==> flow/design.v <==
`timescale 1ns / 1ps
module SelectionOfAvatar(
	input [1:0] mode,
	input [5:0] userID,
	input [1:0] candidate,  
	input CLK,
	input rst,  
	output reg [1:0] ballotBoxId,
	output reg [5:0] numberOfRegisteredVoters,
	output reg [5:0] numberOfVotesWinner,  
	output reg [1:0] WinnerId,
	output reg AlreadyRegistered,
	output reg AlreadyVoted,
	output reg NotRegistered,
	output reg VotingHasNotStarted,
	output reg RegistrationHasEnded
	);
    reg [5:0] registered [0:63];
    reg [5:0] voted [0:63];
    integer i, clock, registeredNum, votedNum;
    integer airV, fireV, waterV, earthV;
	always @(posedge CLK)
	begin
	if (rst) begin
        clock = 0;
		registeredNum = 0;
		votedNum = 0;
		airV = 0;
		fireV = 0;
		waterV = 0;
		earthV = 0;
		for(i=0; i<64; i = i+1) begin
            registered[i]=6'b000000;
            voted[i]=6'b000000;
        end
        ballotBoxId =0;
        numberOfRegisteredVoters=0;
        numberOfVotesWinner=0;
        WinnerId=0;
        AlreadyRegistered=0;
        AlreadyVoted=0;
        NotRegistered=0;
        VotingHasNotStarted=0;
        RegistrationHasEnded=0;
	end
	else begin
		clock=clock+1;
        ballotBoxId =0;
        numberOfRegisteredVoters=0;
        numberOfVotesWinner=0;
        WinnerId=0;
        AlreadyRegistered=0;
        AlreadyVoted=0;
        NotRegistered=0;
        VotingHasNotStarted=0;
        RegistrationHasEnded=0;
        if(clock<=100) begin
            ballotBoxId=userID[5:4];
            if(mode==1) begin
                VotingHasNotStarted=1;
            end
            if(mode==0) begin
                if(registered[userID]==0) begin
                    registered[userID]=1;
                    ballotBoxId=userID[5:4];
                    registeredNum=registeredNum+1;
                end
                else begin 
                    AlreadyRegistered=1;
                    ballotBoxId=userID[5:4];
                end
            end
            numberOfRegisteredVoters=registeredNum;
        end
        else if(clock<=200) begin
            ballotBoxId=userID[5:4];
            numberOfRegisteredVoters=registeredNum;
            if(mode==0) begin
                RegistrationHasEnded=1;
            end
            if(mode==1) begin
                if(registered[userID]==1) begin
                    if(voted[userID]==0)begin
                        voted[userID]=1;
                        if(candidate==0)begin
                            airV=airV+1;
                        end
                        if(candidate==1)begin
                            fireV=fireV+1;
                        end
                        if(candidate==2)begin
                            waterV=waterV+1;
                        end
                        if(candidate==3)begin
                            earthV=earthV+1;
                        end
                    end 
                    else begin
                        AlreadyVoted=1;
                    end   
                end
                else begin
                    NotRegistered=1;
                end
            end    
        end
        else if(clock>200) begin
            numberOfRegisteredVoters=registeredNum;
            numberOfVotesWinner=airV;
            WinnerId=2'b0;
            if (fireV > numberOfVotesWinner) begin
				numberOfVotesWinner = fireV;
				WinnerId = 2'b01;
			end
			if (waterV > numberOfVotesWinner) begin
				numberOfVotesWinner = waterV;
				WinnerId = 2'b10;
			end
			if (earthV> numberOfVotesWinner) begin
				numberOfVotesWinner = earthV;
				WinnerId = 2'b11;
			end
        end
	end
	end
endmodule
==> flow/run.sh <==
#!/bin/bash
# the make line also repeats each setting of config.mk as NAME=value (left out here)
make -C /OpenROAD-flow-scripts/flow DESIGN_CONFIG=/design/flow/config.mk WORK_HOME=/design/flow/orfs CLKGATE_MAP_FILE= finish
==> flow/config.mk <==
export PLATFORM = sky130hd
export DESIGN_NAME = SelectionOfAvatar
export DESIGN_NICKNAME = SelectionOfAvatar
export VERILOG_FILES = /design/flow/design.v
export SDC_FILE = /design/flow/constraint.sdc
export NUM_CORES = 4
export LEC_CHECK = 0
export ABC_AREA = 1
export CAP_MARGIN = 20
export CORE_MARGIN = 2
export CORE_UTILIZATION = 72
export PLACE_DENSITY_LB_ADDON = 0.01
export SETUP_SLACK_MARGIN = 1.19
export SLEW_MARGIN = 20
==> flow/constraint.sdc <==
create_clock -name core_clock -period 4.74 [get_ports {CLK}]
set_input_delay 0.9480 -clock core_clock [delete_from_list [all_inputs] [get_ports {CLK}]]
set_output_delay 0.9480 -clock core_clock [all_outputs]
set_load 0.01 [all_outputs]
==> impl_metrics.env, run 1 <==
# implementation run metrics
export IMPL_r2r_slack_ns=0.12
export IMPL_rsz0062_at_grt="true"
export IMPL_drc=0
export IMPL_status="complete, no violations"
export IMPL_slew_viol_final=0
export IMPL_reg2regPathDepth=26
export IMPL_critical_path_top_delay_family="simple AND/OR/NAND/NOR gates"
export IMPL_slowest_stage="dfxtp_1"
export IMPL_synthCells=2417
export IMPL_whs_endpoint="registered[20][0]"
export IMPL_place_ws_ns=0.0449
export IMPL_max_cap_viol_count=0
export IMPL_logic_family="simple AND/OR/NAND/NOR gates"
export IMPL_worstPathRequired_ns=5.18
export IMPL_dpl_hpwl_mm=27.5
export IMPL_r2r_start="fireV[8]"
export IMPL_cp_end_kind="flip-flop"
export IMPL_cp_start_kind="flip-flop"
export IMPL_chipArea_um2=23000
export IMPL_yosys_warnings=3
export IMPL_synthTopCellsByCount="nand2_1 (842), dfxtp_1 (289), nor2_1 (280)"
export IMPL_final_area_um2=18300
export IMPL_antenna_found_initial=0
export IMPL_worstSetupStartpoint="fireV[8]"
export IMPL_drt_total_wl_mm=49.5
export IMPL_numCtsBuffers=30
export IMPL_warnings=34
export IMPL_comb_area_um2=9200
export IMPL_min_from="registered[20][0]"
export IMPL_comb_power_share=0.035
export IMPL_antenna_left=0
export IMPL_fp_nets=2454
export IMPL_areaGrowthSynthToFinish_pct=16.1
export IMPL_grt_pass1_vias=14849
export IMPL_portBuffers=32
export IMPL_cp_max_fo=7
export IMPL_power_clock_w=0.00265
export IMPL_tightest_slew_ns=0.816
export IMPL_fin_crit_sh=0.974
export IMPL_num_antenna_cells=0
export IMPL_placed_area_um2=16100
export IMPL_die_h_um=152
export IMPL_cts_sinks=289
export IMPL_clock_skew_ns=0.0255
export IMPL_yosys_stat_area_um2=15700
export IMPL_leakagePower_nw=7.10
export IMPL_synth_edff_count=0
export IMPL_cts_root_buf="clkbuf_16"
export IMPL_max_slew_margin_rel=0.451
export IMPL_dr_pass1_iters=8
export IMPL_ys_cells=2417
export IMPL_xor_share=0.0557
export IMPL_switching_share=0.234
export IMPL_die_w_um=152
export IMPL_async_reset_ff_frac=0
export IMPL_clk_pin_slew_ns=0.07
export IMPL_power_frac_clock=0.502
export IMPL_critPathArrivalTime_ns=5.06
export IMPL_p_switching_w=0.00124
export IMPL_compound_area_frac=0.0741
export IMPL_top_level_ports=33
export IMPL_ys_types=37
export IMPL_track_usage=0.369
export IMPL_setup_viol=0
export IMPL_worst_slack_ns=0.122
export IMPL_grt_first_pass_wirelength_mm=70.2
export IMPL_top_power_group="clock"
export IMPL_clock_latency_ns=0.60
export IMPL_synth_flops=289
export IMPL_syn_cell_area_um2=15700
export IMPL_path_class="flip-flop to flip-flop"
export IMPL_adder_share=0.0199
export IMPL_max_vdd_ir_drop_v=0.000351
export IMPL_max_clock_freq_ghz=0.217
export IMPL_ys_seq_frac=0.368
export IMPL_routabilityCongestion=0.933
export IMPL_fillers=1329
export IMPL_grt_max_degree=106
export IMPL_path_depth=26
export IMPL_crit_reg2reg_capture="numberOfVotesWinner[5]"
export IMPL_synthMuxAreaShare=0
export IMPL_synth_avg_cell_area_um2=6.50
export IMPL_ys_sh_simple=0.400
export IMPL_cts_tree="yes"
export IMPL_power_combinational_w=0.000186
export IMPL_p_int_w=0.00404
export IMPL_slowest_delay_ns=0.37
export IMPL_power_density_nw_per_um2=289
export IMPL_critPathCapture="numberOfVotesWinner[5]"
export IMPL_drt_iter0_markers=2205
export IMPL_h_tree_depth=1
export IMPL_viasPerCell=6.24
export IMPL_synth_main_ff_cell="dfxtp_1"
export IMPL_synth_top_area_share=0.368
export IMPL_hold_slack_ns=0.449
export IMPL_overflow=0
export IMPL_rows=54
export IMPL_final_seq_area_um2=5800
export IMPL_holdPathStages=2
export IMPL_nets=2492
export IMPL_top_area_cell="dfxtp_1"
export IMPL_finalHoldViolCount=0
export IMPL_period_minus_slack_ns=4.62
export IMPL_cts_path_max_buffers=3
export IMPL_critical_path_buf_inv_count=4
export IMPL_p_seq_w=0.00244
export IMPL_hold_path_class="flip-flop to flip-flop"
export IMPL_initial_core_util=0.727
export IMPL_core_um2=21600
export IMPL_power_w=0.00528
export IMPL_top_cells_by_area="dfxtp_1 (37%), nand2_1 (20%), nor2_1 (6.7%)"
export IMPL_most_common_cell="nand2_1"
export IMPL_dr_total_vias=17205
export IMPL_pwr_share_seq=0.462
export IMPL_crit_path_frequent_cell="nand2_2"
export IMPL_wl_per_cell_um=17.9
repair_timing:
item | CTS | global route
hold buffers | 0 | 0
setup endpoints to repair | 145 | 246
resized | 43 | 127
pin swaps | 18 | 25
gates cloned | 1 | 1
buffers inserted | 29 | 16
layout make-up:
class,count,area share
multi-input combinational,1815,0.504
sequential,289,0.318
timing repair buffer,97,0.0513
inverter,222,0.0466
clock buffer,34,0.0441
tap,280,0.0192
clock inverter,22,0.0171
metal layers:
layer,share of wire,up-vias,track usage
met5,0,-,0
met4,0.058,0,0.140
met3,0.11,324,0.0575
met2,0.46,1205,0.612
met1,0.38,7784,0.487
li1,-,7892,-
through the flow:
stage	TNS, ns	cells	util
after floorplan	0	2417	-
final	0	2759	0.844
after detailed placement	0	2655	0.746
after CTS	0	2741	0.814
after global placement	0	2655	0.746
after global routing	-0.0451	2759	0.844
==> inputs of run 2 (changes only) <==
- CAP_MARGIN: 20 -> 40
- CELL_PAD_IN_SITES_DETAIL_PLACEMENT: unset -> 1
- CORE_ASPECT_RATIO: unset -> 1.34
- CORE_UTILIZATION: 72 -> 35
- CTS_CLUSTER_DIAMETER: unset -> 205
- GPL_ROUTABILITY_DRIVEN: unset -> 0
- GPL_TIMING_DRIVEN: unset -> 0
- HOLD_SLACK_MARGIN: unset -> 0.12
- PLACE_DENSITY_LB_ADDON: 0.01 -> unset
- SETUP_SLACK_MARGIN: 1.19 -> unset
- SLEW_MARGIN: 20 -> 10
- TNS_END_PERCENT: unset -> 30
- clock period: 4.74 -> 7.27 ns (I/O delays scaled with it)
==> impl_metrics.env, run 2 <==
# implementation run metrics
export IMPL_status="complete, no violations"
export IMPL_crit_reg2reg_capture="numberOfVotesWinner[1]"
export IMPL_finalHoldViolCount=0
export IMPL_die_h_um=249
export IMPL_rows=89
export IMPL_areaGrowthSynthToFinish_pct=13.7
export IMPL_power_clock_w=0.00172
export IMPL_max_clock_freq_ghz=0.178
export IMPL_grt_pass1_vias=17352
export IMPL_leakagePower_nw=6.89
export IMPL_synthTopCellsByCount="nand2_1 (842), dfxtp_1 (289), nor2_1 (280)"
export IMPL_r2r_start="fireV[4]"
export IMPL_overflow=0
export IMPL_top_power_group="clock"
export IMPL_drt_total_wl_mm=52.4
export IMPL_power_combinational_w=0.000124
export IMPL_max_cap_viol_count=0
export IMPL_place_ws_ns=1.67
export IMPL_critical_path_top_delay_family="AND-OR/OR-AND gates"
export IMPL_holdBufCountCts=0
export IMPL_grt_max_degree=17
export IMPL_dr_pass1_iters=5
export IMPL_ys_seq_frac=0.368
export IMPL_cp_start_kind="flip-flop"
export IMPL_worstSetupStartpoint="fireV[4]"
export IMPL_worstPathRequired_ns=7.70
export IMPL_cts_root_buf="clkbuf_16"
export IMPL_r2r_slack_ns=1.65
export IMPL_fp_nets=2454
export IMPL_fin_util=0.404
export IMPL_most_common_cell="nand2_1"
export IMPL_numCtsBuffers=30
export IMPL_dr_total_vias=16218
export IMPL_top_level_ports=33
export IMPL_max_slew_margin_rel=0.412
export IMPL_critPathArrivalTime_ns=6.05
export IMPL_p_seq_w=0.00159
export IMPL_slowest_stage="a21oi_1"
export IMPL_cts_path_max_buffers=3
export IMPL_comb_power_share=0.036
export IMPL_viasPerCell=5.24
export IMPL_top_area_cell="dfxtp_1"
export IMPL_warnings=27
export IMPL_nets=2518
export IMPL_grt_first_pass_wirelength_mm=86.0
export IMPL_initial_core_util=0.356
export IMPL_synthMuxAreaShare=0
export IMPL_clock_skew_ns=0.0284
export IMPL_tightest_slew_ns=0.882
export IMPL_ys_types=37
export IMPL_xor_share=0.0557
export IMPL_final_area_um2=17900
export IMPL_worst_slack_ns=1.65
export IMPL_whs_endpoint="registered[35][0]"
export IMPL_critical_path_buf_inv_count=6
export IMPL_top_cells_by_area="dfxtp_1 (37%), nand2_1 (20%), nor2_1 (6.7%)"
export IMPL_compound_area_frac=0.0741
export IMPL_fin_crit_sh=0.773
export IMPL_chipArea_um2=46700
export IMPL_num_antenna_cells=0
export IMPL_cts_tree="yes"
export IMPL_rsz0062_at_grt="false"
export IMPL_synth_avg_cell_area_um2=6.50
export IMPL_track_usage=0.223
export IMPL_power_density_nw_per_um2=192
export IMPL_drc=0
export IMPL_yosys_warnings=3
export IMPL_cp_end_kind="flip-flop"
export IMPL_syn_cell_area_um2=15700
export IMPL_setup_viol=0
export IMPL_clk_pin_slew_ns=0.07
export IMPL_drt_iter0_markers=805
export IMPL_antenna_found_initial=0
export IMPL_ys_cells=2417
export IMPL_portBuffers=31
export IMPL_reg2regPathDepth=29
export IMPL_synthCells=2417
export IMPL_synth_edff_count=0
export IMPL_core_um2=44200
export IMPL_pwr_share_seq=0.464
export IMPL_h_tree_depth=1
export IMPL_fillers=5828
export IMPL_dpl_hpwl_mm=40.3
export IMPL_async_reset_ff_frac=0
export IMPL_comb_area_um2=8640
export IMPL_path_class="flip-flop to flip-flop"
export IMPL_post_cts_resize_count=0
export IMPL_clock_latency_ns=0.60
export IMPL_post_cts_setup_buffer_count=0
export IMPL_slew_viol_final=0
export IMPL_max_vdd_ir_drop_v=0.000176
export IMPL_ys_sh_simple=0.400
export IMPL_placed_area_um2=16800
export IMPL_critPathCapture="numberOfVotesWinner[1]"
export IMPL_switching_share=0.233
export IMPL_p_switching_w=0.000801
export IMPL_wl_per_cell_um=16.9
export IMPL_adder_share=0.0199
export IMPL_cts_sinks=289
export IMPL_min_from="registered[35][0]"
export IMPL_yosys_stat_area_um2=15700
export IMPL_synth_top_area_share=0.368
export IMPL_hold_path_class="flip-flop to flip-flop"
export IMPL_cp_max_fo=10
export IMPL_synth_main_ff_cell="dfxtp_1"
export IMPL_final_seq_area_um2=5790
export IMPL_power_frac_clock=0.500
export IMPL_hold_slack_ns=0.449
export IMPL_crit_path_frequent_cell="nand2_1"
export IMPL_antenna_left=0
export IMPL_logic_family="simple AND/OR/NAND/NOR gates"
export IMPL_synth_flops=289
export IMPL_slowest_delay_ns=0.52
export IMPL_die_w_um=187
export IMPL_fin_setup_tns_ns=0
export IMPL_holdPathStages=2
export IMPL_path_depth=29
export IMPL_p_int_w=0.00263
export IMPL_period_minus_slack_ns=5.62
run 2: final cells by class:
type,instances,share of cell area
multi-input combinational,1814,0.483
sequential,289,0.324
inverter,222,0.0466
clock buffer,37,0.0457
tap,591,0.0414
buffer,92,0.0261
timing repair buffer,32,0.0180
clock inverter,18,0.0157
run 2: per-stage QoR:
| stage | std cells | total power [W] |
|---|---|---|
| after global routing | 3095 | 0.00354 |
| final | 3095 | 0.00343 |
| after detailed placement | 3040 | 0.00175 |
| after floorplan | 2417 | 0.00170 |
| after global placement | 3039 | 0.00174 |
| after CTS | 3095 | 0.00347 |
run 2: metal layers:
layer / share of wire / vias to the layer above / track usage
met5: 0 / - / 0
met4: 0.063 / 0 / 0.133
met3: 0.028 / 151 / 0.0220
met2: 0.52 / 297 / 0.430
met1: 0.39 / 7834 / 0.231
li1: - / 7936 / -
==> inputs of run 3 (changes only) <==
- ABC_AREA: 1 -> unset
- CAP_MARGIN: 40 -> 20
- CELL_PAD_IN_SITES_DETAIL_PLACEMENT: 1 -> 0
- CORE_ASPECT_RATIO: 1.34 -> unset
- CORE_UTILIZATION: 35 -> 51
- CTS_CLUSTER_DIAMETER: 205 -> unset
- GPL_ROUTABILITY_DRIVEN: 0 -> 1
- GPL_TIMING_DRIVEN: 0 -> 1
- HOLD_SLACK_MARGIN: 0.12 -> unset
- MIN_ROUTING_LAYER: unset -> met1
- PLACE_DENSITY_LB_ADDON: unset -> 0.18
- SETUP_SLACK_MARGIN: unset -> 1.31
- SLEW_MARGIN: 10 -> 20
- TNS_END_PERCENT: 30 -> 10
- clock period: 7.27 -> 4.47 ns (I/O delays scaled with it)
==> impl_metrics.env, run 3 <==
# implementation run metrics
export IMPL_status="failed layout checks"
export IMPL_so_faults="negative setup slack"
export IMPL_slew_viol_final=0
export IMPL_path_class="flip-flop to flip-flop"
export IMPL_grt_max_degree=129
export IMPL_synthTopCellsByCount="dfxtp_1 (289), nand2_1 (201), nor2_1 (129)"
export IMPL_routabilityCongestion=0.975
export IMPL_overflow=0
export IMPL_p_int_w=0.00436
export IMPL_top_power_group="clock"
export IMPL_whs_endpoint="voted[2][0]"
export IMPL_die_h_um=175
export IMPL_place_ws_ns=-0.412
export IMPL_wl_per_cell_um=20.6
export IMPL_antenna_left=0
export IMPL_initial_core_util=0.520
export IMPL_h_tree_depth=2
export IMPL_r2r_slack_ns=-0.30
export IMPL_min_from="voted[2][0]"
export IMPL_xor_share=0.0187
export IMPL_power_frac_clock=0.464
export IMPL_synthMuxAreaShare=0.0466
export IMPL_finalHoldViolCount=0
export IMPL_dr_pass1_iters=5
export IMPL_max_cap_viol_count=0
export IMPL_ys_sh_simple=0.266
export IMPL_final_cells=2368
export IMPL_synth_top_area_share=0.386
export IMPL_cts_root_buf="clkbuf_16"
export IMPL_drt_iter0_markers=1409
export IMPL_fin_crit_sh=1.07
export IMPL_max_slew_margin_rel=0.434
export IMPL_period_minus_slack_ns=4.77
export IMPL_power_clock_w=0.00266
export IMPL_pwr_share_seq=0.451
export IMPL_critPathCapture="numberOfVotesWinner[2]"
export IMPL_drc=0
export IMPL_numCtsBuffers=34
export IMPL_place_inst=2233
export IMPL_ys_seq_frac=0.386
export IMPL_setup_viol=8
export IMPL_top_level_ports=33
export IMPL_synth_avg_cell_area_um2=8.47
export IMPL_compound_area_frac=0.204
export IMPL_fp_nets=1805
export IMPL_worst_slack_ns=-0.299
export IMPL_grt_first_pass_wirelength_mm=75.8
export IMPL_critical_path_top_delay_family="AND-OR/OR-AND gates"
export IMPL_slowest_stage="mux2_4"
export IMPL_rows=62
export IMPL_max_vdd_ir_drop_v=0.000287
export IMPL_cts_path_max_buffers=3
export IMPL_grtUsageMet2=0.487
export IMPL_synth_main_ff_cell="dfxtp_1"
export IMPL_warnings=34
export IMPL_power_density_nw_per_um2=268
export IMPL_met3_usage=0.0476
export IMPL_synthCells=1768
export IMPL_switching_share=0.240
export IMPL_cts_tree="yes"
export IMPL_fin_util=0.743
export IMPL_most_common_cell="dfxtp_1"
export IMPL_reg2regPathDepth=27
export IMPL_track_usage=0.297
export IMPL_comb_power_share=0.085
export IMPL_clock_skew_ns=0.0184
export IMPL_syn_cell_area_um2=15000
export IMPL_logic_family="simple AND/OR/NAND/NOR gates"
export IMPL_cp_end_kind="flip-flop"
export IMPL_placed_area_um2=17100
export IMPL_tightest_slew_ns=0.846
export IMPL_yosys_stat_area_um2=15000
export IMPL_core_um2=28800
export IMPL_dr_total_vias=15272
export IMPL_clock_latency_ns=0.51
export IMPL_ys_types=79
export IMPL_crit_reg2reg_capture="numberOfVotesWinner[2]"
export IMPL_top_area_cell="dfxtp_1"
export IMPL_use_met1=0.385
export IMPL_path_depth=27
export IMPL_die_w_um=175
export IMPL_dpl_hpwl_mm=28.3
export IMPL_num_antenna_cells=0
export IMPL_top_cells_by_area="dfxtp_1 (39%), nand2_1 (5.0%), o2bb2ai_1 (3.7%)"
export IMPL_synth_flops=289
export IMPL_nets=2000
export IMPL_slowest_delay_ns=0.34
export IMPL_holdPathStages=2
export IMPL_grt_pass1_vias=14695
export IMPL_cts_sinks=289
export IMPL_cp_start_kind="flip-flop"
export IMPL_portBuffers=32
export IMPL_chipArea_um2=30800
export IMPL_cp_max_fo=8
export IMPL_clk_pin_slew_ns=0.06
export IMPL_synth_edff_count=0
export IMPL_max_clock_freq_ghz=0.210
export IMPL_adder_share=0.0209
export IMPL_worstSetupStartpoint="airV[1]"
export IMPL_worstPathRequired_ns=4.90
export IMPL_areaGrowthSynthToFinish_pct=42.8
export IMPL_async_reset_ff_frac=0
export IMPL_antenna_found_initial=0
export IMPL_hold_path_class="flip-flop to flip-flop"
export IMPL_critical_path_buf_inv_count=3
export IMPL_p_switching_w=0.00137
export IMPL_busiest_layer="met2"
export IMPL_yosys_warnings=3
export IMPL_viasPerCell=6.45
export IMPL_rsz0062_at_grt="true"
export IMPL_p_seq_w=0.00259
export IMPL_drt_total_wl_mm=48.8
export IMPL_final_area_um2=21400
export IMPL_critPathArrivalTime_ns=5.20
export IMPL_power_combinational_w=0.000490
export IMPL_r2r_start="airV[1]"
export IMPL_leakagePower_nw=8.38
export IMPL_ys_cells=1768
[run 3: stage by stage]
step,power [W],setup TNS (ns),hold slack [ns]
after floorplan,0.00284,-0.142,0.411
after global placement,0.00300,-21.53,0.429
after detailed placement,0.00300,-34.51,0.439
after CTS,0.00573,-1.96,0.451
after global routing,0.00590,-3.99,0.471
final,0.00574,-2.15,0.454
[run 3: final cells by class]
type                    count  area, um^2
multi-input cells        1268       10800
fillers                  1919        7400
flip-flops and latches    289        5820
repair buffers            310        3020
clock buffers              51         996
well taps                 384         480
inverters                  60         230
clock inverters             6        58.8
[run 3: timing repair]
action | CTS | global route
pin swaps | 232 | 179
setup endpoints to repair | 256 | 252
setup buffers | 46 | 21
hold buffers | 0 | 0
cloned | 10 | 1
resized | 378 | 171
hold endpoints to repair | 0 | 0
[run 3: metal layers]
metal / vias to the layer above / wire [um]
met4: 0 / 2080
li1: 7066 / -
met2: 599 / 23300
met1: 7433 / 20300
met3: 174 / 3140
met5: - / 0
==> inputs of run 4 (changes only) <==
- ABC_AREA: unset -> 1
- CELL_PAD_IN_SITES_DETAIL_PLACEMENT: 0 -> unset
- CORE_UTILIZATION: 51 -> 72
- CTS_CLUSTER_SIZE: unset -> 99
- GPL_ROUTABILITY_DRIVEN: 1 -> unset
- GPL_TIMING_DRIVEN: 1 -> unset
- MIN_ROUTING_LAYER: met1 -> unset
- PLACE_DENSITY: unset -> 0.82
- PLACE_DENSITY_LB_ADDON: 0.18 -> unset
- SETUP_SLACK_MARGIN: 1.31 -> unset
- TNS_END_PERCENT: 10 -> unset
- clock period: 4.47 -> 3.17 ns (I/O delays scaled with it)
==> impl_metrics.env, run 4 <==
# implementation run metrics
export IMPL_status="failed layout checks"
export IMPL_so_faults="negative setup slack"
export IMPL_cp_max_fo=8
export IMPL_numCtsBuffers=31
export IMPL_critPathCapture="numberOfVotesWinner[5]"
export IMPL_top_cells_by_area="dfxtp_1 (37%), nand2_1 (20%), nor2_1 (6.7%)"
export IMPL_cts_tree="yes"
export IMPL_power_clock_w=0.00391
export IMPL_nets=2682
export IMPL_power_frac_clock=0.492
export IMPL_warnings=34
export IMPL_slew_viol_final=0
export IMPL_dr_pass1_iters=30
export IMPL_clk_pin_slew_ns=0.07
export IMPL_reg2regPathDepth=29
export IMPL_worst_slack_ns=-1.66
export IMPL_crit_reg2reg_capture="numberOfVotesWinner[5]"
export IMPL_die_h_um=152
export IMPL_tightest_slew_ns=0.925
export IMPL_antenna_found_initial=12
export IMPL_synthCells=2417
export IMPL_met3_usage=0.0883
export IMPL_max_clock_freq_ghz=0.207
export IMPL_fin_util=0.931
export IMPL_holdPathStages=2
export IMPL_fin_crit_sh=1.52
export IMPL_top_power_group="clock"
export IMPL_chipArea_um2=23000
export IMPL_use_met1=0.518
export IMPL_min_from="registered[10][0]"
export IMPL_overflow=0
export IMPL_viasPerCell=7.18
export IMPL_synthTopCellsByCount="nand2_1 (842), dfxtp_1 (289), nor2_1 (280)"
export IMPL_synth_top_area_share=0.368
export IMPL_p_switching_w=0.00192
export IMPL_final_cells=2953
export IMPL_wl_per_cell_um=24.4
export IMPL_drt_total_wl_mm=72.1
export IMPL_clock_skew_ns=0.0284
export IMPL_clock_latency_ns=0.60
export IMPL_synth_avg_cell_area_um2=6.50
export IMPL_routabilityCongestion=0.962
export IMPL_grt_first_pass_wirelength_mm=81.7
export IMPL_most_common_cell="nand2_1"
export IMPL_async_reset_ff_frac=0
export IMPL_r2r_start="airV[1]"
export IMPL_yosys_stat_area_um2=15700
export IMPL_track_usage=0.434
export IMPL_whs_endpoint="registered[10][0]"
export IMPL_rows=54
export IMPL_cts_sinks=289
export IMPL_switching_share=0.241
export IMPL_dr_total_vias=21195
export IMPL_path_class="flip-flop to flip-flop"
export IMPL_grt_pass1_vias=17259
export IMPL_fin_setup_tns_ns=-170.43
export IMPL_power_density_nw_per_um2=395
export IMPL_path_depth=29
export IMPL_pwr_share_seq=0.460
export IMPL_ys_sh_simple=0.400
export IMPL_holdBufCountCts=0
export IMPL_crit_path_frequent_cell="nand2_1"
export IMPL_critPathArrivalTime_ns=5.27
export IMPL_dpl_hpwl_mm=31.4
export IMPL_leakagePower_nw=8.27
export IMPL_drc=0
export IMPL_place_inst=2855
export IMPL_power_combinational_w=0.000383
export IMPL_max_vdd_ir_drop_v=0.000432
export IMPL_period_minus_slack_ns=4.83
export IMPL_max_slew_margin_rel=0.381
export IMPL_cts_root_buf="clkbuf_16"
export IMPL_p_int_w=0.00603
export IMPL_comb_power_share=0.048
export IMPL_ys_cells=2417
export IMPL_critical_path_buf_inv_count=6
export IMPL_top_area_cell="dfxtp_1"
export IMPL_adder_share=0.0199
export IMPL_slowest_stage="ha_4"
export IMPL_synth_flops=289
export IMPL_compound_area_frac=0.0741
export IMPL_slowest_delay_ns=0.41
export IMPL_logic_family="simple AND/OR/NAND/NOR gates"
export IMPL_xor_share=0.0557
export IMPL_hold_path_class="flip-flop to flip-flop"
export IMPL_portBuffers=32
export IMPL_synth_main_ff_cell="dfxtp_1"
export IMPL_grtUsageMet2=0.727
export IMPL_grt_max_degree=77
export IMPL_cts_path_max_buffers=3
export IMPL_r2r_slack_ns=-1.66
export IMPL_worstSetupStartpoint="airV[1]"
export IMPL_synthMuxAreaShare=0
export IMPL_busiest_layer="met2"
export IMPL_ys_seq_frac=0.368
export IMPL_antenna_left=0
export IMPL_p_seq_w=0.00366
export IMPL_yosys_warnings=3
export IMPL_cp_start_kind="flip-flop"
export IMPL_cp_end_kind="flip-flop"
export IMPL_max_cap_viol_count=0
export IMPL_areaGrowthSynthToFinish_pct=28.0
export IMPL_h_tree_depth=1
export IMPL_initial_core_util=0.727
export IMPL_worstPathRequired_ns=3.62
export IMPL_critical_path_top_delay_family="AND-OR/OR-AND gates"
export IMPL_syn_cell_area_um2=15700
export IMPL_drt_iter0_markers=4853
export IMPL_core_um2=21600
export IMPL_finalHoldViolCount=0
export IMPL_die_w_um=152
export IMPL_setup_viol=255
export IMPL_synth_edff_count=0
export IMPL_rsz0062_at_grt="true"
export IMPL_top_level_ports=33
export IMPL_fp_nets=2454
export IMPL_ys_types=37
## run 4: through the flow
step	total power [W]	hold WS [ns]	worst slack (ns)	area, um^2
after floorplan	0.00389	0.426	-0.913	15800
after global placement	0.00404	0.435	-1.23	17900
after detailed placement	0.00405	0.439	-1.39	17900
after CTS	0.00775	0.450	-1.03	19100
after global routing	0.00801	0.470	-1.92	20100
final	0.00794	0.454	-1.66	20100
## run 4: cell type report
class | count | area [um^2]
Multi-Input combinational cell | 1814 | 9350
Sequential cell | 289 | 5810
Timing Repair Buffer | 287 | 2700
Fill cell | 796 | 1490
Clock buffer | 46 | 932
Inverter | 222 | 843
Tap cell | 280 | 350
Clock inverter | 11 | 139
Antenna cell | 4 | 10.0
## run 4: repair_timing
item | in CTS | in global routing
gates cloned | 0 | 8
setup buffers | 5 | 24
setup endpoints to repair | 239 | 253
resized | 36 | 158
pin swaps | 14 | 48
## run 4: routing by layer
metal,up-vias,part of all wire
met5,-,0.0052
met4,20,0.12
met3,1148,0.17
met2,2544,0.40
met1,9215,0.30
li1,8268,-
==> inputs of run 5 (changes only) <==
- CELL_PAD_IN_SITES_DETAIL_PLACEMENT: unset -> 0
- CELL_PAD_IN_SITES_GLOBAL_PLACEMENT: unset -> 2
- CORE_ASPECT_RATIO: unset -> 1.23
- CORE_UTILIZATION: 72 -> 51
- CTS_CLUSTER_DIAMETER: unset -> 97
- CTS_CLUSTER_SIZE: 99 -> 36
- GPL_ROUTABILITY_DRIVEN: unset -> 1
- GPL_TIMING_DRIVEN: unset -> 1
- HOLD_SLACK_MARGIN: unset -> 0.11
- MAX_ROUTING_LAYER: unset -> met4
- MIN_ROUTING_LAYER: unset -> met2
- PLACE_DENSITY: 0.82 -> unset
- PLACE_DENSITY_LB_ADDON: unset -> 0.21
- SETUP_SLACK_MARGIN: unset -> -0.28
- SLEW_MARGIN: 20 -> 25
- TNS_END_PERCENT: unset -> 80
- clock period: 3.17 -> 5.8 ns (I/O delays scaled with it)
==> impl_metrics.env, run 5 <==
# yosys + openroad results
export IMPL_synth_main_ff_cell="dfxtp_1"
export IMPL_xor_share=0.0557
export IMPL_synth_avg_cell_area_um2=6.50
export IMPL_synthMuxAreaShare=0
export IMPL_core_um2=30500
export IMPL_most_common_cell="nand2_1"
export IMPL_chipArea_um2=32300
export IMPL_synthCells=2417
export IMPL_synth_top_area_share=0.368
export IMPL_ys_cells=2417
export IMPL_ys_seq_frac=0.368
export IMPL_initial_core_util=0.516
export IMPL_die_h_um=199
export IMPL_status="aborted with a tool error"
export IMPL_yosys_warnings=3
export IMPL_firstError="[ERROR FLW-0024] Place density exceeds 1.0 (current PLACE_DENSITY_LB_ADDON =  0.21). Please check if the value of  PLACE_DENSITY_LB_ADDON is between 0 and 0.99."
export IMPL_yosys_stat_area_um2=15700
export IMPL_ys_types=37
export IMPL_die_w_um=162
export IMPL_top_area_cell="dfxtp_1"
export IMPL_synthTopCellsByCount="nand2_1 (842), dfxtp_1 (289), nor2_1 (280)"
export IMPL_logic_family="simple AND/OR/NAND/NOR gates"
export IMPL_rows=71
export IMPL_syn_cell_area_um2=15700
export IMPL_top_cells_by_area="dfxtp_1 (37%), nand2_1 (20%), nor2_1 (6.7%)"
export IMPL_fp_nets=2454
export IMPL_adder_share=0.0199
export IMPL_ys_sh_simple=0.400
export IMPL_haltStage="3_1_place_gp_skip_io"
export IMPL_synth_edff_count=0
export IMPL_compound_area_frac=0.0741
export IMPL_async_reset_ff_frac=0
export IMPL_synth_flops=289
==> inputs of run 6 (changes only) <==
- ABC_AREA: 1 -> unset
- CELL_PAD_IN_SITES_DETAIL_PLACEMENT: 0 -> 2
- CELL_PAD_IN_SITES_GLOBAL_PLACEMENT: 2 -> unset
- CTS_CLUSTER_DIAMETER: 97 -> unset
- CTS_CLUSTER_SIZE: 36 -> unset
- HOLD_SLACK_MARGIN: 0.11 -> unset
- PLACE_DENSITY_LB_ADDON: 0.21 -> 0.17
- SETUP_SLACK_MARGIN: -0.28 -> 1.31
- SLEW_MARGIN: 25 -> 20
- TNS_END_PERCENT: 80 -> 10
==> impl_metrics.env, run 6 <==
# yosys + openroad results
export IMPL_status="aborted with a tool error"
export IMPL_haltStage="4_1_cts"
export IMPL_firstError="[ERROR DPL-0033] detailed placement checks failed during check placement."
export IMPL_logic_family="simple AND/OR/NAND/NOR gates"
export IMPL_compound_area_frac=0.204
export IMPL_synth_avg_cell_area_um2=8.47
export IMPL_synth_top_area_share=0.386
export IMPL_ys_types=79
export IMPL_fp_nets=1805
export IMPL_ys_seq_frac=0.386
export IMPL_yosys_stat_area_um2=15000
export IMPL_top_level_ports=33
export IMPL_synth_edff_count=0
export IMPL_place_inst=2088
export IMPL_routabilityCongestion=1.00
export IMPL_xor_share=0.0187
export IMPL_most_common_cell="dfxtp_1"
export IMPL_dpl_hpwl_mm=44.5
export IMPL_synthCells=1768
export IMPL_adder_share=0.0209
export IMPL_synthMuxAreaShare=0.0466
export IMPL_die_h_um=194
export IMPL_synthTopCellsByCount="dfxtp_1 (289), nand2_1 (201), nor2_1 (129)"
export IMPL_async_reset_ff_frac=0
export IMPL_synth_flops=289
export IMPL_die_w_um=159
export IMPL_chipArea_um2=30800
export IMPL_synth_main_ff_cell="dfxtp_1"
export IMPL_ys_cells=1768
export IMPL_yosys_warnings=3
export IMPL_syn_cell_area_um2=15000
export IMPL_core_um2=28900
export IMPL_top_cells_by_area="dfxtp_1 (39%), nand2_1 (5.0%), o2bb2ai_1 (3.7%)"
export IMPL_initial_core_util=0.518
export IMPL_portBuffers=32
export IMPL_top_area_cell="dfxtp_1"
export IMPL_ys_sh_simple=0.266
export IMPL_rows=69
==> run 6: metrics by stage <==
| step | setup TNS, ns | instance area [um^2] | setup slack (ns) | total power [W] | hold slack [ns] |
|---|---|---|---|---|---|
| after floorplan | 0 | 15000 | 1.26 | 0.00218 | 0.411 |
| after global placement | -0.00965 | 15600 | -0.00965 | 0.00226 | 0.426 |
| after detailed placement | -26.46 | 15600 | -0.494 | 0.00228 | 0.444 |
==> inputs of run 7 (changes only) <==
- ABC_AREA: unset -> 0
- CELL_PAD_IN_SITES_DETAIL_PLACEMENT: 2 -> unset
- CELL_PAD_IN_SITES_GLOBAL_PLACEMENT: unset -> 1
- CORE_ASPECT_RATIO: 1.23 -> 0.83
- CORE_MARGIN: 2 -> 8
- CORE_UTILIZATION: 51 -> 28
- CTS_CLUSTER_SIZE: unset -> 37
- GPL_ROUTABILITY_DRIVEN: 1 -> 0
- GPL_TIMING_DRIVEN: 1 -> unset
- MAX_ROUTING_LAYER: met4 -> unset
- MIN_ROUTING_LAYER: met2 -> met1
- PLACE_DENSITY_LB_ADDON: 0.17 -> 0.15
- SETUP_SLACK_MARGIN: 1.31 -> unset
- SLEW_MARGIN: 20 -> 25
- TNS_END_PERCENT: 10 -> unset
- clock period: 5.8 -> 6.0 ns (I/O delays scaled with it)
==> impl_metrics.env, run 7 <==
# implementation run metrics
export IMPL_fin_crit_sh=0.913
export IMPL_numCtsBuffers=36
export IMPL_top_cells_by_area="dfxtp_1 (39%), nand2_1 (5.0%), o2bb2ai_1 (3.7%)"
export IMPL_max_vdd_ir_drop_v=0.000139
export IMPL_ys_seq_frac=0.386
export IMPL_grt_first_pass_wirelength_mm=75.0
export IMPL_cp_max_fo=13
export IMPL_synth_main_ff_cell="dfxtp_1"
export IMPL_final_seq_area_um2=5790
export IMPL_adder_share=0.0209
export IMPL_place_ws_ns=0.162
export IMPL_die_w_um=270
export IMPL_whs_endpoint="voted[47][0]"
export IMPL_min_from="voted[47][0]"
export IMPL_logic_family="simple AND/OR/NAND/NOR gates"
export IMPL_most_common_cell="dfxtp_1"
export IMPL_ys_cells=1768
export IMPL_r2r_start="airV[1]"
export IMPL_dr_pass1_iters=5
export IMPL_status="complete, no violations"
export IMPL_warnings=28
export IMPL_fillers=5563
export IMPL_antenna_left=0
export IMPL_cp_end_kind="flip-flop"
export IMPL_tightest_slew_ns=1.05
export IMPL_path_class="flip-flop to flip-flop"
export IMPL_core_um2=53100
export IMPL_fp_nets=1805
export IMPL_grt_max_degree=123
export IMPL_critical_path_buf_inv_count=2
export IMPL_holdBufCountCts=0
export IMPL_clk_pin_slew_ns=0.06
export IMPL_power_w=0.00432
export IMPL_r2r_slack_ns=0.52
export IMPL_comb_area_um2=8340
export IMPL_top_area_cell="dfxtp_1"
export IMPL_num_antenna_cells=0
export IMPL_top_power_group="clock"
export IMPL_synth_avg_cell_area_um2=8.47
export IMPL_setup_viol=0
export IMPL_max_cap_viol_count=0
export IMPL_hold_path_class="flip-flop to flip-flop"
export IMPL_yosys_stat_area_um2=15000
export IMPL_dpl_hpwl_mm=30.3
export IMPL_h_tree_depth=2
export IMPL_reg2regPathDepth=27
export IMPL_drt_total_wl_mm=46.8
export IMPL_cp_start_kind="flip-flop"
export IMPL_yosys_warnings=3
export IMPL_power_clock_w=0.00215
export IMPL_cts_path_max_buffers=3
export IMPL_critPathArrivalTime_ns=5.93
export IMPL_holdPathStages=2
export IMPL_power_frac_clock=0.499
export IMPL_drc=0
export IMPL_viasPerCell=5.41
export IMPL_slew_viol_final=0
export IMPL_rsz0062_at_grt="false"
export IMPL_synth_top_area_share=0.386
export IMPL_slowest_delay_ns=0.42
export IMPL_power_combinational_w=0.000236
export IMPL_rows=77
export IMPL_max_slew_margin_rel=0.302
export IMPL_synth_flops=289
export IMPL_initial_core_util=0.282
export IMPL_post_cts_setup_buffer_count=0
export IMPL_power_density_nw_per_um2=250
export IMPL_synth_edff_count=0
export IMPL_p_switching_w=0.00103
export IMPL_finalHoldViolCount=0
export IMPL_switching_share=0.238
export IMPL_dr_total_vias=13336
export IMPL_chipArea_um2=61200
export IMPL_leakagePower_nw=5.81
export IMPL_path_depth=27
export IMPL_pwr_share_seq=0.446
export IMPL_synthMuxAreaShare=0.0466
export IMPL_ys_sh_simple=0.266
export IMPL_clock_latency_ns=0.54
export IMPL_areaGrowthSynthToFinish_pct=15.1
export IMPL_nets=1773
export IMPL_overflow=0
export IMPL_cts_root_buf="clkbuf_16"
export IMPL_period_minus_slack_ns=5.48
export IMPL_critical_path_top_delay_family="AND-OR/OR-AND gates"
export IMPL_antenna_found_initial=0
export IMPL_post_cts_resize_count=0
export IMPL_synthCells=1768
export IMPL_worstPathRequired_ns=6.46
export IMPL_comb_power_share=0.055
export IMPL_top_level_ports=33
export IMPL_track_usage=0.150
export IMPL_max_clock_freq_ghz=0.183
export IMPL_crit_reg2reg_capture="numberOfVotesWinner[4]"
export IMPL_clock_skew_ns=0.0160
export IMPL_cts_tree="yes"
export IMPL_syn_cell_area_um2=15000
export IMPL_drt_iter0_markers=905
export IMPL_critPathCapture="numberOfVotesWinner[4]"
export IMPL_wl_per_cell_um=19.0
export IMPL_hold_slack_ns=0.449
export IMPL_worst_slack_ns=0.524
export IMPL_ys_types=79
export IMPL_synthTopCellsByCount="dfxtp_1 (289), nand2_1 (201), nor2_1 (129)"
export IMPL_xor_share=0.0187
export IMPL_worstSetupStartpoint="airV[1]"
export IMPL_p_seq_w=0.00193
export IMPL_die_h_um=227
export IMPL_compound_area_frac=0.204
export IMPL_p_int_w=0.00329
export IMPL_fin_setup_tns_ns=0
export IMPL_async_reset_ff_frac=0
export IMPL_slowest_stage="mux2_2"
export IMPL_portBuffers=32
export IMPL_cts_sinks=289
export IMPL_grt_pass1_vias=12808
## run 7: per-stage QoR
stage           util  area, um^2  cells
3_5_place_dp   0.302       16100   2408
4_1_cts        0.324       17200   2466
3_3_place_gp   0.302       16100   2408
5_1_grt        0.325       17200   2467
2_1_floorplan      -       15000   1768
6_report       0.325       17200   2467
## run 7: layout make-up
type / instances / share of cell area
clock buffers: 58 / 0.0670
inverters: 60 / 0.0134
multi-input cells: 1264 / 0.484
flip-flops and latches: 289 / 0.336
well taps: 711 / 0.0516
repair buffers: 85 / 0.0487
## run 7: layer usage
layer	track usage	up-vias	wire, um
met5	0	-	0
met4	0.0319	0	729
met3	0.0279	47	1910
met2	0.220	220	19400
met1	0.223	6490	24800
li1	-	6579	-
==> inputs of run 8 (changes only) <==
- ABC_AREA: 0 -> 1
- CELL_PAD_IN_SITES_GLOBAL_PLACEMENT: 1 -> unset
- CORE_ASPECT_RATIO: 0.83 -> unset
- CORE_MARGIN: 8 -> 2
- CORE_UTILIZATION: 28 -> 68
- CTS_CLUSTER_DIAMETER: unset -> 224
- CTS_CLUSTER_SIZE: 37 -> 21
- GPL_ROUTABILITY_DRIVEN: 0 -> unset
- MIN_ROUTING_LAYER: met1 -> unset
- PLACE_DENSITY_LB_ADDON: 0.15 -> unset
- SLEW_MARGIN: 25 -> 20
- clock period: 6.0 -> 2.48 ns (I/O delays scaled with it)
==> impl_metrics.env, run 8 <==
# yosys + openroad results
export IMPL_h_tree_depth=1
export IMPL_cts_path_max_buffers=3
export IMPL_chipArea_um2=24400
export IMPL_place_inst=2948
export IMPL_compound_area_frac=0.0741
export IMPL_core_um2=22600
export IMPL_portBuffers=32
export IMPL_yosys_stat_area_um2=15700
export IMPL_ys_cells=2417
export IMPL_ys_sh_simple=0.400
export IMPL_synth_top_area_share=0.368
export IMPL_status="aborted with a tool error"
export IMPL_synth_main_ff_cell="dfxtp_1"
export IMPL_synth_avg_cell_area_um2=6.50
export IMPL_rows=55
export IMPL_top_level_ports=33
export IMPL_track_usage=0.672
export IMPL_syn_cell_area_um2=15700
export IMPL_synth_edff_count=0
export IMPL_firstError="[ERROR GRT-0116] Global routing finished with congestion. Check the congestion regions in the DRC Viewer."
export IMPL_initial_core_util=0.694
export IMPL_ys_types=37
export IMPL_routabilityCongestion=0.957
export IMPL_holdBufCountCts=0
export IMPL_synthCells=2417
export IMPL_logic_family="simple AND/OR/NAND/NOR gates"
export IMPL_fp_nets=2454
export IMPL_cts_root_buf="clkbuf_16"
export IMPL_async_reset_ff_frac=0
export IMPL_xor_share=0.0557
export IMPL_die_w_um=156
export IMPL_adder_share=0.0199
export IMPL_top_area_cell="dfxtp_1"
export IMPL_overflow=44
export IMPL_top_cells_by_area="dfxtp_1 (37%), nand2_1 (20%), nor2_1 (6.7%)"
export IMPL_numCtsBuffers=17
export IMPL_synth_flops=289
export IMPL_synthTopCellsByCount="nand2_1 (842), dfxtp_1 (289), nor2_1 (280)"
export IMPL_haltStage="5_1_grt"
export IMPL_dpl_hpwl_mm=32.1
export IMPL_most_common_cell="nand2_1"
export IMPL_die_h_um=156
export IMPL_synthMuxAreaShare=0
export IMPL_ys_seq_frac=0.368
export IMPL_yosys_warnings=3
export IMPL_cts_sinks=289
run 8: stage by stage:
stage / worst slack [ns] / total power [W] / area, um^2 / hold slack [ns] / setup TNS (ns)
2_1_floorplan: -1.60 / 0.00497 / 15800 / 0.426 / -12.62
4_1_cts: -1.69 / 0.00803 / 21900 / 0.349 / -80.25
3_3_place_gp: -1.78 / 0.00516 / 18500 / 0.436 / -245.00
3_5_place_dp: -1.90 / 0.00517 / 18500 / 0.439 / -266.67
run 8: repair_timing:
action | 4_1_cts
setup endpoints to repair | 255
gates resized | 380
gates cloned | 37
pin swaps | 99
hold endpoints to repair | 0
buffers inserted | 77
run 8: layer usage:
layer | GRT usage | overflow
met3 | 0.444 | 1
met5 | 0.0248 | 0
met2 | 0.920 | 22
met1 | 0.676 | 2
met4 | 0.641 | 19
==> inputs of run 9 (changes only) <==
- ABC_AREA: 1 -> unset
- CAP_MARGIN: 20 -> 10
- CTS_CLUSTER_DIAMETER: 224 -> 360
- CTS_CLUSTER_SIZE: 21 -> 24
- HOLD_SLACK_MARGIN: unset -> -0.1
- SETUP_SLACK_MARGIN: unset -> 1.38
- clock period: 2.48 -> 4.77 ns (I/O delays scaled with it)
==> impl_metrics.env, run 9 <==
# yosys + openroad results
export IMPL_haltStage="5_1_grt"
export IMPL_top_level_ports=33
export IMPL_dpl_hpwl_mm=27.5
export IMPL_adder_share=0.0209
export IMPL_die_h_um=152
export IMPL_numCtsBuffers=16
export IMPL_synthMuxAreaShare=0.0466
export IMPL_core_um2=21700
export IMPL_xor_share=0.0187
export IMPL_async_reset_ff_frac=0
export IMPL_status="aborted with a tool error"
export IMPL_synthTopCellsByCount="dfxtp_1 (289), nand2_1 (201), nor2_1 (129)"
export IMPL_routabilityCongestion=0.927
export IMPL_synth_main_ff_cell="dfxtp_1"
export IMPL_top_area_cell="dfxtp_1"
export IMPL_synth_flops=289
export IMPL_yosys_warnings=3
export IMPL_fp_nets=1805
export IMPL_top_cells_by_area="dfxtp_1 (39%), nand2_1 (5.0%), o2bb2ai_1 (3.7%)"
export IMPL_synthCells=1768
export IMPL_synth_edff_count=0
export IMPL_ys_types=79
export IMPL_most_common_cell="dfxtp_1"
export IMPL_cts_path_max_buffers=3
export IMPL_die_w_um=152
export IMPL_syn_cell_area_um2=15000
export IMPL_ys_seq_frac=0.386
export IMPL_logic_family="simple AND/OR/NAND/NOR gates"
export IMPL_synth_top_area_share=0.386
export IMPL_yosys_stat_area_um2=15000
export IMPL_rows=54
export IMPL_compound_area_frac=0.204
export IMPL_portBuffers=32
export IMPL_synth_avg_cell_area_um2=8.47
export IMPL_ys_sh_simple=0.266
export IMPL_ys_cells=1768
export IMPL_chipArea_um2=23200
export IMPL_firstError="[ERROR DPL-0038] Utilization greater than 100%, impossible to legalize"
export IMPL_cts_root_buf="clkbuf_16"
export IMPL_h_tree_depth=1
export IMPL_initial_core_util=0.691
export IMPL_cts_sinks=289
run 9: per-stage QoR:
step,instance area (um^2),utilization,instances,worst slack (ns),hold slack (ns)
after floorplan,16700,-,1768,0.229,0.417
after detailed placement,16900,0.781,2014,0.00221,0.437
after global placement,16900,0.781,2014,0.0384,0.428
after CTS,20500,0.947,2196,0.0659,0.462
run 9: repair_timing:
| action | 4_1_cts |
|---|---|
| resized | 313 |
| setup endpoints to repair | 253 |
| pin swaps | 117 |
| cloned | 42 |
| buffers inserted | 121 |
| hold buffers | 0 |
==> inputs of run 10 (changes only) <==
- CAP_MARGIN: 10 -> 20
- CORE_UTILIZATION: 68 -> 66
- CTS_CLUSTER_DIAMETER: 360 -> unset
- CTS_CLUSTER_SIZE: 24 -> unset
- HOLD_SLACK_MARGIN: -0.1 -> unset
- SETUP_SLACK_MARGIN: 1.38 -> 1.07
- clock period: 4.77 -> 4.13 ns (I/O delays scaled with it)
==> impl_metrics.env, run 10 <==
# yosys + openroad results
export IMPL_status="aborted with a tool error"
export IMPL_haltStage="5_1_grt"
export IMPL_firstError="[ERROR DPL-0038] Utilization greater than 100%, impossible to legalize"
export IMPL_top_cells_by_area="dfxtp_1 (39%), nand2_1 (5.0%), o2bb2ai_1 (3.7%)"
export IMPL_xor_share=0.0187
export IMPL_top_area_cell="dfxtp_1"
export IMPL_die_w_um=155
export IMPL_h_tree_depth=1
export IMPL_logic_family="simple AND/OR/NAND/NOR gates"
export IMPL_ys_types=79
export IMPL_adder_share=0.0209
export IMPL_fp_nets=1805
export IMPL_core_um2=22400
export IMPL_yosys_warnings=3
export IMPL_yosys_stat_area_um2=15000
export IMPL_initial_core_util=0.668
export IMPL_most_common_cell="dfxtp_1"
export IMPL_syn_cell_area_um2=15000
export IMPL_die_h_um=155
export IMPL_synth_avg_cell_area_um2=8.47
export IMPL_cts_path_max_buffers=3
export IMPL_ys_cells=1768
export IMPL_compound_area_frac=0.204
export IMPL_synth_flops=289
export IMPL_ys_sh_simple=0.266
export IMPL_portBuffers=32
export IMPL_routabilityCongestion=0.962
export IMPL_place_inst=2163
export IMPL_synth_main_ff_cell="dfxtp_1"
export IMPL_synthTopCellsByCount="dfxtp_1 (289), nand2_1 (201), nor2_1 (129)"
export IMPL_top_level_ports=33
export IMPL_async_reset_ff_frac=0
export IMPL_rows=55
export IMPL_synth_top_area_share=0.386
export IMPL_cts_sinks=289
export IMPL_ys_seq_frac=0.386
export IMPL_holdBufCountCts=0
export IMPL_cts_root_buf="clkbuf_16"
export IMPL_synthCells=1768
export IMPL_synth_edff_count=0
export IMPL_chipArea_um2=23900
export IMPL_dpl_hpwl_mm=29.9
export IMPL_synthMuxAreaShare=0.0466
export IMPL_numCtsBuffers=31
[run 10: per-stage QoR]
| stage | power (W) | cell area, um^2 | hold WS, ns | worst slack, ns | TNS (ns) |
|---|---|---|---|---|---|
| floorplan | 0.00312 | 16700 | 0.417 | -0.411 | -2.48 |
| global placement | 0.00326 | 18000 | 0.430 | -0.477 | -69.29 |
| detailed placement | 0.00327 | 18000 | 0.440 | -0.632 | -82.70 |
| CTS | 0.00641 | 21600 | 0.453 | -0.558 | -4.16 |
[run 10: what timing repair did]
action,in CTS
pin swaps,139
buffers inserted,82
setup endpoints to repair,255
gates cloned,29
resized,315
==> inputs of run 11 (changes only) <==
- CORE_UTILIZATION: 66 -> 46
- CTS_CLUSTER_SIZE: unset -> 65
- MAX_ROUTING_LAYER: unset -> met4
- PLACE_DENSITY_LB_ADDON: unset -> 0.04
- SETUP_SLACK_MARGIN: 1.07 -> 1.42
- clock period: 4.13 -> 6.07 ns (I/O delays scaled with it)
==> impl_metrics.env, run 11 <==
# implementation run metrics
export IMPL_fin_setup_tns_ns=0
export IMPL_syn_cell_area_um2=15000
export IMPL_cts_root_buf="clkbuf_16"
export IMPL_max_slew_margin_rel=0.142
export IMPL_synth_top_area_share=0.386
export IMPL_ys_sh_simple=0.266
export IMPL_chipArea_um2=34000
export IMPL_critical_path_buf_inv_count=2
export IMPL_place_ws_ns=0.391
export IMPL_async_reset_ff_frac=0
export IMPL_antenna_left=0
export IMPL_holdPathStages=2
export IMPL_die_h_um=184
export IMPL_cp_start_kind="flip-flop"
export IMPL_core_um2=32300
export IMPL_p_switching_w=0.000983
export IMPL_drc=0
export IMPL_numCtsBuffers=35
export IMPL_die_w_um=184
export IMPL_slowest_stage="mux2_4"
export IMPL_clock_skew_ns=0.0217
export IMPL_drt_total_wl_mm=42.9
export IMPL_clock_latency_ns=0.52
export IMPL_logic_family="simple AND/OR/NAND/NOR gates"
export IMPL_path_class="flip-flop to flip-flop"
export IMPL_min_from="voted[25][0]"
export IMPL_worstSetupStartpoint="airV[4]"
export IMPL_final_seq_area_um2=5800
export IMPL_cts_tree="yes"
export IMPL_ys_cells=1768
export IMPL_antenna_found_initial=0
export IMPL_clk_pin_slew_ns=0.06
export IMPL_fillers=2979
export IMPL_synth_main_ff_cell="dfxtp_1"
export IMPL_setup_viol=0
export IMPL_drt_iter0_markers=910
export IMPL_synth_avg_cell_area_um2=8.47
export IMPL_power_clock_w=0.00213
export IMPL_dr_total_vias=13682
export IMPL_max_cap_viol_count=0
export IMPL_fin_crit_sh=0.772
export IMPL_synthMuxAreaShare=0.0466
export IMPL_warnings=31
export IMPL_finalHoldViolCount=0
export IMPL_worstPathRequired_ns=6.51
export IMPL_comb_power_share=0.054
export IMPL_dr_pass1_iters=5
export IMPL_p_seq_w=0.00191
export IMPL_hold_slack_ns=0.445
export IMPL_initial_core_util=0.464
export IMPL_tightest_slew_ns=1.28
export IMPL_leakagePower_nw=6.01
export IMPL_holdBufCountCts=0
export IMPL_ys_seq_frac=0.386
export IMPL_viasPerCell=6.17
export IMPL_worst_slack_ns=1.39
export IMPL_yosys_warnings=3
export IMPL_power_density_nw_per_um2=246
export IMPL_cp_max_fo=6
export IMPL_rows=66
export IMPL_whs_endpoint="voted[25][0]"
export IMPL_crit_path_frequent_cell="o21a_1"
export IMPL_p_int_w=0.00328
export IMPL_top_area_cell="dfxtp_1"
export IMPL_switching_share=0.231
export IMPL_dpl_hpwl_mm=26.6
export IMPL_areaGrowthSynthToFinish_pct=15.8
export IMPL_max_vdd_ir_drop_v=0.000209
export IMPL_rsz0062_at_grt="true"
export IMPL_track_usage=0.252
export IMPL_fin_util=0.537
export IMPL_power_combinational_w=0.000228
export IMPL_top_cells_by_area="dfxtp_1 (39%), nand2_1 (5.0%), o2bb2ai_1 (3.7%)"
export IMPL_num_antenna_cells=0
export IMPL_xor_share=0.0187
export IMPL_slowest_delay_ns=0.34
export IMPL_period_minus_slack_ns=4.68
export IMPL_adder_share=0.0209
export IMPL_hold_path_class="flip-flop to flip-flop"
export IMPL_grt_max_degree=122
export IMPL_synthTopCellsByCount="dfxtp_1 (289), nand2_1 (201), nor2_1 (129)"
export IMPL_fp_nets=1805
export IMPL_ys_types=79
export IMPL_synth_flops=289
export IMPL_critPathArrivalTime_ns=5.12
export IMPL_grt_first_pass_wirelength_mm=68.1
export IMPL_r2r_slack_ns=1.39
export IMPL_synthCells=1768
export IMPL_routabilityCongestion=0.875
export IMPL_h_tree_depth=2
export IMPL_r2r_start="airV[4]"
export IMPL_pwr_share_seq=0.447
export IMPL_nets=1789
export IMPL_max_clock_freq_ghz=0.213
export IMPL_status="complete, no violations"
export IMPL_comb_area_um2=8660
export IMPL_power_frac_clock=0.499
export IMPL_power_w=0.00426
export IMPL_reg2regPathDepth=25
export IMPL_critical_path_top_delay_family="AND-OR/OR-AND gates"
export IMPL_synth_edff_count=0
export IMPL_cts_sinks=289
export IMPL_portBuffers=32
export IMPL_top_power_group="clock"
export IMPL_crit_reg2reg_capture="numberOfVotesWinner[1]"
export IMPL_slew_viol_final=0
export IMPL_critPathCapture="numberOfVotesWinner[1]"
export IMPL_compound_area_frac=0.204
export IMPL_cp_end_kind="flip-flop"
export IMPL_yosys_stat_area_um2=15000
export IMPL_overflow=0
export IMPL_grt_pass1_vias=12698
export IMPL_path_depth=25
export IMPL_top_level_ports=33
export IMPL_wl_per_cell_um=19.4
export IMPL_cts_path_max_buffers=3
export IMPL_most_common_cell="dfxtp_1"
## run 11: final cells by class
cell class	count	share of cell area
Clock inverter	9	0.00736
Timing Repair Buffer	99	0.0538
Sequential cell	289	0.335
Inverter	60	0.0134
Tap cell	442	0.0319
Multi-Input combinational cell	1267	0.499
Clock buffer	51	0.0599
## run 11: through the flow
step,area (um^2),instances
after floorplan,15000,1768
after global placement,15600,2129
after detailed placement,15600,2129
after CTS,17100,2205
after global routing,17400,2217
final,17400,2217
## run 11: per-layer routing
metal  up-vias  global-route usage  routed length (um)
li1       6629                   -                   -
met1      6559               0.345               19800
met2       405               0.387               19400
met3        89              0.0324                2530
met4         0              0.0810                1270
met5         -                   -                   0
## run 11: what timing repair did
| action | 4_1_cts | 5_1_grt |
|---|---|---|
| resized | 53 | 44 |
| gates cloned | 1 | 4 |
| setup buffers | 15 | 8 |
| setup endpoints to repair | 244 | 175 |
| pin swaps | 19 | 23 |
==> inputs of run 12 (changes only) <==
- ABC_AREA: unset -> 1
- CAP_MARGIN: 20 -> 15
- CORE_UTILIZATION: 46 -> 72
- CTS_CLUSTER_DIAMETER: unset -> 99
- CTS_CLUSTER_SIZE: 65 -> 20
- HOLD_SLACK_MARGIN: unset -> -0.07
- MAX_ROUTING_LAYER: met4 -> unset
- PLACE_DENSITY_LB_ADDON: 0.04 -> unset
- SETUP_SLACK_MARGIN: 1.42 -> 0.69
- clock period: 6.07 -> 4.91 ns (I/O delays scaled with it)
==> impl_metrics.env, run 12 <==
# implementation run metrics
export IMPL_grt_max_degree=114
export IMPL_p_seq_w=0.00235
export IMPL_synthCells=2417
export IMPL_hold_path_class="flip-flop to flip-flop"
export IMPL_holdPathStages=2
export IMPL_power_frac_clock=0.373
export IMPL_overflow=0
export IMPL_slowest_stage="or4_4"
export IMPL_cp_end_kind="flip-flop"
export IMPL_dr_total_vias=15876
export IMPL_antenna_found_initial=0
export IMPL_r2r_start="fireV[21]"
export IMPL_most_common_cell="nand2_1"
export IMPL_wl_per_cell_um=15.4
export IMPL_drc=0
export IMPL_fillers=1637
export IMPL_holdBufCountCts=0
export IMPL_numCtsBuffers=18
export IMPL_grt_pass1_vias=13674
export IMPL_xor_share=0.0557
export IMPL_ys_cells=2417
export IMPL_period_minus_slack_ns=4.61
export IMPL_rows=54
export IMPL_top_area_cell="dfxtp_1"
export IMPL_synth_avg_cell_area_um2=6.50
export IMPL_synth_flops=289
export IMPL_dr_pass1_iters=9
export IMPL_async_reset_ff_frac=0
export IMPL_track_usage=0.339
export IMPL_compound_area_frac=0.0741
export IMPL_adder_share=0.0199
export IMPL_clk_pin_slew_ns=0.09
export IMPL_power_density_nw_per_um2=234
export IMPL_comb_area_um2=8940
export IMPL_drt_iter0_markers=1514
export IMPL_ys_seq_frac=0.368
export IMPL_top_level_ports=33
export IMPL_critPathArrivalTime_ns=5.05
export IMPL_synth_top_area_share=0.368
export IMPL_top_power_group="sequential cells"
export IMPL_p_switching_w=0.000936
export IMPL_power_clock_w=0.00149
export IMPL_rsz0062_at_grt="true"
export IMPL_final_seq_area_um2=5810
export IMPL_power_combinational_w=0.000156
export IMPL_ys_types=37
export IMPL_crit_chain="or4_4, nor4_4, nand2_2, buf_6, o21ai_4, inv_2, ha_4, inv_2, o21bai_1, a221oi_2, o21ai_1, a21oi_2, buf_6, nand2_2, o21ai_4, ha_2, nor2_1, o21a_1, o21a_1, o21ai_1, nand4_1, nand2_2, nand3_1, a21oi_2"
export IMPL_fin_crit_sh=0.939
export IMPL_synth_main_ff_cell="dfxtp_1"
export IMPL_ys_sh_simple=0.400
export IMPL_cts_root_buf="clkbuf_16"
export IMPL_r2r_slack_ns=0.30
export IMPL_synth_edff_count=0
export IMPL_finalHoldViolCount=0
export IMPL_worstSetupStartpoint="fireV[21]"
export IMPL_reg2regPathDepth=24
export IMPL_initial_core_util=0.727
export IMPL_max_slew_margin_rel=0.273
export IMPL_grt_first_pass_wirelength_mm=64.7
export IMPL_synthTopCellsByCount="nand2_1 (842), dfxtp_1 (289), nor2_1 (280)"
export IMPL_min_from="registered[59][0]"
export IMPL_max_vdd_ir_drop_v=0.000287
export IMPL_cp_start_kind="flip-flop"
export IMPL_path_depth=24
export IMPL_pwr_share_seq=0.588
export IMPL_whs_endpoint="registered[59][0]"
export IMPL_top_cells_by_area="dfxtp_1 (37%), nand2_1 (20%), nor2_1 (6.7%)"
export IMPL_synthMuxAreaShare=0
export IMPL_cp_max_fo=7
export IMPL_worstPathRequired_ns=5.35
export IMPL_antenna_left=0
export IMPL_crit_reg2reg_capture="numberOfVotesWinner[4]"
export IMPL_chipArea_um2=23000
export IMPL_syn_cell_area_um2=15700
export IMPL_num_antenna_cells=0
export IMPL_fp_nets=2454
export IMPL_warnings=34
export IMPL_critical_path_buf_inv_count=4
export IMPL_logic_family="simple AND/OR/NAND/NOR gates"
export IMPL_die_w_um=152
export IMPL_h_tree_depth=1
export IMPL_nets=2453
export IMPL_core_um2=21600
export IMPL_path_class="flip-flop to flip-flop"
export IMPL_setup_viol=0
export IMPL_dpl_hpwl_mm=26.9
export IMPL_max_cap_viol_count=0
export IMPL_clock_latency_ns=0.53
export IMPL_drt_total_wl_mm=41.6
export IMPL_die_h_um=152
export IMPL_slew_viol_final=0
export IMPL_status="complete, no violations"
export IMPL_critPathCapture="numberOfVotesWinner[4]"
export IMPL_leakagePower_nw=6.57
export IMPL_cts_tree="yes"
export IMPL_switching_share=0.234
export IMPL_fin_setup_tns_ns=0
export IMPL_yosys_stat_area_um2=15700
export IMPL_cts_path_max_buffers=3
export IMPL_slowest_delay_ns=0.54
export IMPL_comb_power_share=0.039
export IMPL_viasPerCell=5.89
export IMPL_fin_util=0.789
export IMPL_max_clock_freq_ghz=0.217
export IMPL_critical_path_top_delay_family="simple AND/OR/NAND/NOR gates"
export IMPL_crit_path_frequent_cell="nand2_2"
export IMPL_clock_skew_ns=0.0227
export IMPL_portBuffers=32
export IMPL_cts_sinks=289
export IMPL_yosys_warnings=3
export IMPL_areaGrowthSynthToFinish_pct=8.55
export IMPL_routabilityCongestion=0.942
export IMPL_tightest_slew_ns=1.09
export IMPL_p_int_w=0.00307
## run 12: area by class of cell
| cell class | count | share of cell area |
|---|---|---|
| timing repair buffer | 69 | 0.0370 |
| tap | 280 | 0.0205 |
| inverter | 222 | 0.0491 |
| clock buffer | 19 | 0.0272 |
| sequential | 289 | 0.341 |
| multi-input combinational | 1816 | 0.524 |
| clock inverter | 2 | 0.00161 |
## run 12: metrics by stage
step | setup slack (ns) | total power (W) | area (um^2) | hold WS, ns | std cells
2_1_floorplan | 0.696 | 0.00251 | 15700 | 0.426 | 2417
3_3_place_gp | 0.488 | 0.00256 | 16100 | 0.436 | 2656
3_5_place_dp | 0.306 | 0.00256 | 16100 | 0.440 | 2656
4_1_cts | 0.698 | 0.00401 | 16800 | 0.452 | 2688
5_1_grt | 0.0916 | 0.00410 | 17100 | 0.469 | 2697
6_report | 0.297 | 0.00400 | 17100 | 0.450 | 2697
## run 12: layer usage
metal | GRT usage | vias to the layer above | routed length, um | part of all wire
met5 | 0 | - | 0 | 0
met4 | 0.0977 | 0 | 1420 | 0.034
met3 | 0.0398 | 131 | 3320 | 0.080
met2 | 0.555 | 693 | 19300 | 0.47
met1 | 0.472 | 7268 | 17500 | 0.42
li1 | - | 7784 | - | -
## run 12: what timing repair did
action	CTS	global route
pin swaps	19	22
gates resized	42	46
setup endpoints to repair	8	8
setup buffers	9	9
gates cloned	2	0
Power and IR drop assume default switching activity.
